==> run a <==
// top
module top(
     input wire clk, reset,
     input wire start, si,
     output wire [3:0] an,
     output wire [7:0] sseg
    );
make LEC_CHECK=0 ABC_AREA=0 CAP_MARGIN=0 CORE_ASPECT_RATIO=0.92 CORE_MARGIN=2 CORE_UTILIZATION=72 CTS_CLUSTER_DIAMETER=96 GPL_ROUTABILITY_DRIVEN=0 HOLD_SLACK_MARGIN=-0.08 PLACE_DENSITY=0.39 SETUP_SLACK_MARGIN=0.38 SLEW_MARGIN=20 finish   # period 2.9 ns
run.sh (not shown) runs the stock make flow with config.mk's settings and CLKGATE_MAP_FILE=.
==> inputs of run b, as changes to run a <==
ABC_AREA = 1   (was 0)
CAP_MARGIN = 20   (was 0)
CORE_ASPECT_RATIO = unset   (was 0.92)
CTS_CLUSTER_DIAMETER = 376   (was 96)
CTS_CLUSTER_SIZE = 15   (was unset)
GPL_ROUTABILITY_DRIVEN = unset   (was 0)
HOLD_SLACK_MARGIN = unset   (was -0.08)
PLACE_DENSITY = unset   (was 0.39)
PLACE_DENSITY_LB_ADDON = 0.07   (was unset)
SETUP_SLACK_MARGIN = 0.36   (was 0.38)
SLEW_MARGIN = 40   (was 20)
==> inputs of run c, as changes to run a <==
ABC_AREA = unset   (was 0)
CAP_MARGIN = 15   (was 0)
CELL_PAD_IN_SITES_DETAIL_PLACEMENT = 0   (was unset)
CORE_ASPECT_RATIO = unset   (was 0.92)
CTS_CLUSTER_DIAMETER = unset   (was 96)
CTS_CLUSTER_SIZE = 29   (was unset)
GPL_ROUTABILITY_DRIVEN = unset   (was 0)
HOLD_SLACK_MARGIN = -0.09   (was -0.08)
MAX_ROUTING_LAYER = met5   (was unset)
PLACE_DENSITY = unset   (was 0.39)
SETUP_SLACK_MARGIN = 0.97   (was 0.38)
==> flow/constraint.sdc (replaced) <==
create_clock -name core_clock -period 3.64 [get_ports {clk}]
set_input_delay 0.7280 -clock core_clock [delete_from_list [all_inputs] [get_ports {clk}]]
set_output_delay 0.7280 -clock core_clock [all_outputs]
set_load 0.01 [all_outputs]
==> inputs of run d, as changes to run a <==
ABC_AREA = unset   (was 0)
CAP_MARGIN = 20   (was 0)
CORE_ASPECT_RATIO = unset   (was 0.92)
CORE_UTILIZATION = 40   (was 72)
CTS_CLUSTER_DIAMETER = unset   (was 96)
GPL_ROUTABILITY_DRIVEN = unset   (was 0)
HOLD_SLACK_MARGIN = unset   (was -0.08)
PLACE_DENSITY = unset   (was 0.39)
SETUP_SLACK_MARGIN = unset   (was 0.38)
==> flow/constraint.sdc (replaced) <==
create_clock -name core_clock -period 4.72 [get_ports {clk}]
set_input_delay 0.9440 -clock core_clock [delete_from_list [all_inputs] [get_ports {clk}]]
set_output_delay 0.9440 -clock core_clock [all_outputs]
set_load 0.01 [all_outputs]
==> results <==
	run a	run c	run b	run d
Count of fill cells added during filler insertion	969	1,008	1,409	3,109
Design Area, Final	14,800 µm²	14,500 µm²	14,600 µm²	14,200 µm²
RePlAce Congestion	-	0.873	0.964	0.817
Setup WS pre-CTS	-0.0923 ns	0.499 ns	-0.0332 ns	1.11 ns
Master of the slowest instance on the critical path	sky130_fd_sc_hd__mux4_2	sky130_fd_sc_hd__mux4_2	sky130_fd_sc_hd__dfxtp_4	sky130_fd_sc_hd__mux4_2
# clk buffers	35	36	22	46
Cell area after placement	13,100 µm²	13,000 µm²	13,800 µm²	13,100 µm²
Post-DP HPWL	17,800 µm	17,300 µm	20,600 µm	17,300 µm
Reg2Reg Setup Slack	0.16 ns	1.00 ns	0.49 ns	1.61 ns
Sum of routed wire segments on met1	13,800 µm	12,900 µm	14,100 µm	13,200 µm
Combinational share of power	2.0%	2.0%	13.0%	1.7%
Number of antenna cells inserted	0	0	0	1
Clock network area share	6.21%	6.11%	3.62%	7.63%
RR Startpoint	top_unit.div_unit.d_reg[15]$_SDFFE_PP0P_	top_unit.div_unit.d_reg[15]$_SDFFE_PP0P_	top_unit.div_unit.d_reg[11]$_SDFFE_PP0P_	top_unit.div_unit.rh_reg[0]$_SDFFE_PP0P_
Outcome	failed layout checks	no timing/DRC/antenna violations	no timing/DRC/antenna violations	no timing/DRC/antenna violations
Reasons for failing layout checks	negative setup slack	-	-	-
Total core area	17,300 µm²	17,200 µm²	18,500 µm²	31,400 µm²
Unique cell types	74	74	49	74
Power Sequential	3720 µW	2970 µW	3740 µW	2290 µW
Post-synthesis cell count from yosys	1,492	1,492	1,943	1,492
Area occupied by registers	5410 µm²	5400 µm²	5390 µm²	5390 µm²

---

==> v29 <==
Starting RTL as in the previous note.
clock: 2.9 ns
lec_check: 0
abc_area: 1
cap_margin: 15
cell_pad_in_sites_detail_placement: 0
core_margin: 2
core_utilization: 72
cts_cluster_diameter: 342
cts_cluster_size: 15
max_routing_layer: met5
place_density_lb_addon: 0.06
setup_slack_margin: 0.38
slew_margin: 20
==> v27: changes against v29 <==
==> flow/config.mk (replaced) <==
export PLATFORM = sky130hd
export DESIGN_NAME = top
export DESIGN_NICKNAME = top
export VERILOG_FILES = /design/flow/design.v
export SDC_FILE = /design/flow/constraint.sdc
export NUM_CORES = 4
export LEC_CHECK = 0
export ABC_AREA = 1
export CAP_MARGIN = 20
export CORE_MARGIN = 2
export CORE_UTILIZATION = 72
export CTS_CLUSTER_DIAMETER = 368
export CTS_CLUSTER_SIZE = 15
export PLACE_DENSITY_LB_ADDON = 0.07
export SETUP_SLACK_MARGIN = 0.74
export SLEW_MARGIN = 40
==> qor summary <==
First-pass iteration count of the detailed router: v27 7; v29 5
Int Pwr: v27 0.00545 W; v29 0.00533 W
Post-CTS Resized: v27 93; v29 65
Fraction of area in multi-input gates: v27 0.475; v29 0.469
Switching pwr: v27 0.00199 W; v29 0.00189 W
Post-Route Skew: v27 0.0254 ns; v29 0.0326 ns
Highest achievable clock rate: v27 360 MHz; v29 358 MHz
Count of vias placed by the detailed router: v27 12,893; v29 12,502
Clock network area share: v27 0.0355; v29 0.0365
Iteration-0 DRC count of the detailed router: v27 1,024; v29 812
Start point of the worst hold path: v27 top_unit.adjust_unit.bcd9_reg[3]; v29 top_unit.adjust_unit.bcd7_reg[3]
CP Data Arrival Time: v27 2.20 ns; v29 2.21 ns
Biggest cell delay along the critical path: v27 0.39 ns; v29 0.41 ns
Register fraction of the total cell area: v27 0.357; v29 0.366
Non-Clock Buffer Area Fraction: v27 0.0467; v29 0.0406
Combinational gate count: v27 1,328; v29 1,327
Per-cell via count in the routed design: v27 5.86; v29 5.73
Register area: v27 0.00541 mm2; v29 0.00539 mm2
Power density over cell area: v27 491 mW/mm2; v29 490 mW/mm2
Number of instances in the placed design: v27 2,132; v29 2,143
Maximum resistive drop on vdd: v27 0.399 mV; v29 0.434 mV
Status: v27 no timing/DRC/antenna violations; v29 no timing/DRC/antenna violations
No activity file was given, so power comes from the tool's default toggle rates.
